==> flow/design.v (excerpt) <==
module ULA_LCD(clk, rst, rs, rw, en, dados, SOMA, SUBT, MULT, IGUAL, A, B, sinalA, sinalB);
==> flow/config.mk <==
export PLATFORM = sky130hd
export DESIGN_NAME = ULA_LCD
export DESIGN_NICKNAME = ULA_LCD
export VERILOG_FILES = /design/flow/design.v
export SDC_FILE = /design/flow/constraint.sdc
export NUM_CORES = 4
export LEC_CHECK = 0
export CAP_MARGIN = 20
export CELL_PAD_IN_SITES_DETAIL_PLACEMENT = 0
export CELL_PAD_IN_SITES_GLOBAL_PLACEMENT = 0
export CORE_ASPECT_RATIO = 0.9
export CORE_MARGIN = 2
export CORE_UTILIZATION = 72
export CTS_CLUSTER_SIZE = 36
export GPL_ROUTABILITY_DRIVEN = 0
export PLACE_DENSITY_LB_ADDON = 0.0
export SETUP_SLACK_MARGIN = 5.0
export SLEW_MARGIN = 25
export TNS_END_PERCENT = 65
==> flow/constraint.sdc <==
create_clock -name core_clock -period 94.3 [get_ports {clk}]
set_input_delay 18.8600 -clock core_clock [delete_from_list [all_inputs] [get_ports {clk}]]
set_output_delay 18.8600 -clock core_clock [all_outputs]
set_load 0.01 [all_outputs]
run.sh (not shown) runs the stock make flow with config.mk's settings and CLKGATE_MAP_FILE=.
The starting point died in 5_1_grt with GRT-0232.
Edit:
- CELL_PAD_IN_SITES_DETAIL_PLACEMENT: 0 -> not set
- CELL_PAD_IN_SITES_GLOBAL_PLACEMENT: 0 -> not set
- CORE_ASPECT_RATIO: 0.9 -> not set
- CORE_UTILIZATION: 72 -> 40
- CTS_CLUSTER_SIZE: 36 -> not set
- GPL_ROUTABILITY_DRIVEN: 0 -> not set
- PLACE_DENSITY_LB_ADDON: 0.0 -> not set
- SETUP_SLACK_MARGIN: 5.0 -> not set
- SLEW_MARGIN: 25 -> 20
- TNS_END_PERCENT: 65 -> not set
- clock period: 94.3 -> 114.0 ns (I/O delays scaled with it)
Outcome:
- With this change the flow went through all stages and came out clean
- die area went up by 79%
- area after synthesis is unchanged
- synthesized cell count stays the same
Edit:
- CORE_UTILIZATION: 40 -> 50
- clock period: 114.0 -> 63.4 ns (I/O delays scaled with it)
=> With this change the flow ran to the end with violations: negative setup slack; synthesized cell count does not change; routed wire length grows by 24%; core utilization grows by 33 points; cell area grows by 42%.
Edit:
- ABC_AREA: not set -> 1
- CORE_UTILIZATION: 50 -> 71
- CTS_CLUSTER_DIAMETER: not set -> 230
- MAX_ROUTING_LAYER: not set -> met4
Result: This time the run died in 5_1_grt, error GRT-0116; synthesized area increases by roughly a tenth; synthesized cell count increases by well over a third; die area decreases by about a fifth.

========
Starting RTL as in the previous note.
Settings: LEC_CHECK=0, CAP_MARGIN=20, CELL_PAD_IN_SITES_DETAIL_PLACEMENT=0, CELL_PAD_IN_SITES_GLOBAL_PLACEMENT=1, CORE_MARGIN=6, CORE_UTILIZATION=33, CTS_CLUSTER_SIZE=16, HOLD_SLACK_MARGIN=0.03, MIN_ROUTING_LAYER=met1, SETUP_SLACK_MARGIN=5.0, SLEW_MARGIN=30; clock period 120.0 ns.
Next try:
Settings changed: ABC_AREA set to 0, CAP_MARGIN 20 to 35, CELL_PAD_IN_SITES_DETAIL_PLACEMENT 0 to not set, CELL_PAD_IN_SITES_GLOBAL_PLACEMENT 1 to 3, CORE_ASPECT_RATIO set to 0.61, CORE_MARGIN 6 to 2, CORE_UTILIZATION 33 to 38, CTS_CLUSTER_DIAMETER set to 355, CTS_CLUSTER_SIZE 16 to not set, HOLD_SLACK_MARGIN 0.03 to not set, MIN_ROUTING_LAYER met1 to not set, PLACE_DENSITY_LB_ADDON set to 0.09, SETUP_SLACK_MARGIN 5.0 to not set, SLEW_MARGIN 30 to 25, TNS_END_PERCENT set to 95.
Outcome:
- The new run went through all stages and came out clean
- non-clock buffer count is higher by 18
- wire length grows by 7.4%
- global-route usage goes up by 6.5 points
- final cell count shrinks by 2.5%
- count of clock-buffer cells in the layout fell by 8
Next try:
Settings changed: ABC_AREA 0 to 1, CAP_MARGIN 35 to 20, CELL_PAD_IN_SITES_GLOBAL_PLACEMENT 3 to not set, CORE_ASPECT_RATIO 0.61 to not set, CORE_UTILIZATION 38 to 40, PLACE_DENSITY_LB_ADDON 0.09 to not set, SLEW_MARGIN 25 to 0, TNS_END_PERCENT 95 to 20.
The new run finished clean.
Worst hold slack gets worse by 40 ps.
Routed wire length barely changes.
Critical path depth rises by 35.
Final cell count rises by 34%.
Sequential share of layout area is lower by 0.60 points.
Die area rises by 6.3%.
Area after synthesis grows by 12%.
Worst setup slack improves by 15000 ps.
Global-route usage came out lower by 1.5 points.
Non-clock buffer count shrinks by 132.
Next try:
Settings changed: CORE_UTILIZATION 40 to 71, CTS_CLUSTER_DIAMETER 355 to not set, SLEW_MARGIN 0 to 20, TNS_END_PERCENT 20 to not set.
Clock period 120.0 ns to 79.4 ns, I/O delays scaled along.
After rerunning: The new run produced a clean layout. Design area came out higher by 1.8%. Die area goes down by 43%. Worst hold slack gains 4.5 ps. Clock skew is lower by 3.0 ps. Global-route usage came out higher by 16 points. Wire length fell by about 6.4%. Synthesized cell count does not change. Clock-buffer cell count increases by 2.

========
Starting RTL as in the previous note.
==> flow/design.v (excerpt) <==
module ULA_LCD(clk, rst, rs, rw, en, dados, SOMA, SUBT, MULT, IGUAL, A, B, sinalA, sinalB);
	input [7:0] A;
	input [7:0] B;
	input sinalA;
	input sinalB;
	input SOMA;
	input SUBT;
	input MULT;
	input IGUAL;
	output en;
	output rw;
	output rs;
	output [7:0] dados;
	input clk;
	input rst;
	reg rs;
	reg rw;
	reg en;
	reg [7:0] dados;
	reg [21:0] c45;
	reg [21:0] c5;
	reg [21:0] c25;
	integer c1;
	reg flag45;
	reg flag5;
	reg flag2meio;
	reg [9:0] est2;
	reg flagbt1;
	reg flagbt2;
	reg flagbt3;
	reg flagbt4;
	reg flag_rst;
	reg [31:0] estado;
	reg subest;
	reg [5:0] charPos;
	reg [1:0] operacao;
	reg menos;
	reg [7:0] Alinha;
	reg [7:0] Blinha;
	reg menosA;
	reg menosB;
	reg menosR;
	parameter T45 = 2250, T5 = 250, T25 = 125;
	parameter clear = 1, opSOMA=1, opSUBT=2, opMULT=3, opIGUAL=4, skipLn=192, WAIT=10, WRITE=11, DEFAULT=6;
	reg [21:0] n45, n5, n25;
	reg nf45, nf5, nf25;
	always @(posedge clk) begin
		n45 = c45; n5 = c5; n25 = c25;
		nf45 = flag45; nf5 = flag5; nf25 = flag2meio;
    	if(flag_rst) begin
        	n45 = 0;
        	n25 = 0;
        	n5 = 0;
        	nf5 = 0;
        	nf45 = 0;
        	nf25 = 0;
    	end
    	if(n45 == T45) begin
            	n45 = 0;
            	nf45 = 1;
    	end
    	else if (n45 < T45) begin
        	n45 = n45+1;
    	end
    	if(n5 == T5) begin
        	n5 = 0;
        	nf5 = 1;
    	end
    	else if (n5 < T5) begin
        	n5 = n5 + 1;
    	end
    	if(n25 == T25) begin
			n25 = 0;
			nf25 = 1;
		end
		else if(n25 < T25) begin
			n25 = n25 + 1;
		end
		if(rst) begin
			c45 <= 0; c5 <= 0; c25 <= 0;
			flag45 <= 0; flag5 <= 0; flag2meio <= 0;
		end
		else begin
			c45 <= n45; c5 <= n5; c25 <= n25;
			flag45 <= nf45; flag5 <= nf5; flag2meio <= nf25;
		end
	end
	always @(posedge clk) begin
	if(rst) begin
		rs <= 0;
		rw <= 0;
		en <= 0;
		dados <= 0;
		c1 = 0;
		est2 <= 0;
		flagbt1 = 0;
		flagbt2 = 0;
		flagbt3 = 0;
		flagbt4 = 0;
		flag_rst <= 0;
		estado <= 0;
		subest = 0;
		charPos <= 0;
		operacao = 0;
		menos = 0;
		Alinha = 0;
		Blinha = 0;
		menosA <= 0;
		menosB <= 0;
	end
	else begin
    	case(estado)
			0: begin
				if(flag45) begin
					estado <= 1;
					subest <= 0;
				end
				else begin
					rs <= 0;
					rw <= 0;
					en <= 0;
				end
			end
        	1: begin
   			 if(subest == 0) begin
   				 en <= 0;
   				 subest <= 1;
   				 flag_rst <= 1;
  ...
clock: 71.4 ns
lec_check: 0
cap_margin: 20
core_margin: 2
core_utilization: 72
cts_cluster_diameter: 229
cts_cluster_size: 55
place_density_lb_addon: 0.2
slew_margin: 20
The first run aborted during clock tree synthesis (4_1_cts) (DPL-0038).
Change:
Settings changed: CORE_UTILIZATION 72 to 13, CTS_CLUSTER_DIAMETER 229 to default, CTS_CLUSTER_SIZE 55 to default, PLACE_DENSITY_LB_ADDON 0.2 to default.
Clock period 71.4 ns to 126.0 ns, I/O delays scaled along.
With this change the flow finished clean.
Area after synthesis stays the same.
Die size came out higher to 5.5 times its value.
Synthesized cell count is unchanged.
Change:
Settings changed: CORE_UTILIZATION 13 to 40.
Clock period 126.0 ns to 120.0 ns, I/O delays scaled along.
What happened: Core utilization increases by 28 points; cell area drops by 7.1%; routed wire length hardly moves; sequential share of layout area went up by 0.45 points; global-route usage goes up by 17 points; area after synthesis stays the same; setup slack is worse by 0.81 ns; non-clock buffer count is higher by 16; count of clock-buffer cells in the layout shrinks by 6.
Change:
Settings changed: CAP_MARGIN 20 to 15, CELL_PAD_IN_SITES_DETAIL_PLACEMENT from default to 0, CELL_PAD_IN_SITES_GLOBAL_PLACEMENT from default to 1, CORE_MARGIN 2 to 6, CORE_UTILIZATION 40 to 33, CTS_CLUSTER_DIAMETER from default to 214, CTS_CLUSTER_SIZE from default to 16, HOLD_SLACK_MARGIN from default to 0.03, MIN_ROUTING_LAYER from default to met1, SETUP_SLACK_MARGIN from default to 5.0.
The new run produced a clean layout.
Cell area grows slightly.
Non-clock buffer count grows by 37.
Worst hold slack got worse by 0.019 ns.
Register-to-register slack improved by 2.4 ns.
Wire length grows by a little under a tenth.
Global-route usage shrinks by 3.8 points.
Setup slack improved by 3.5 ns.
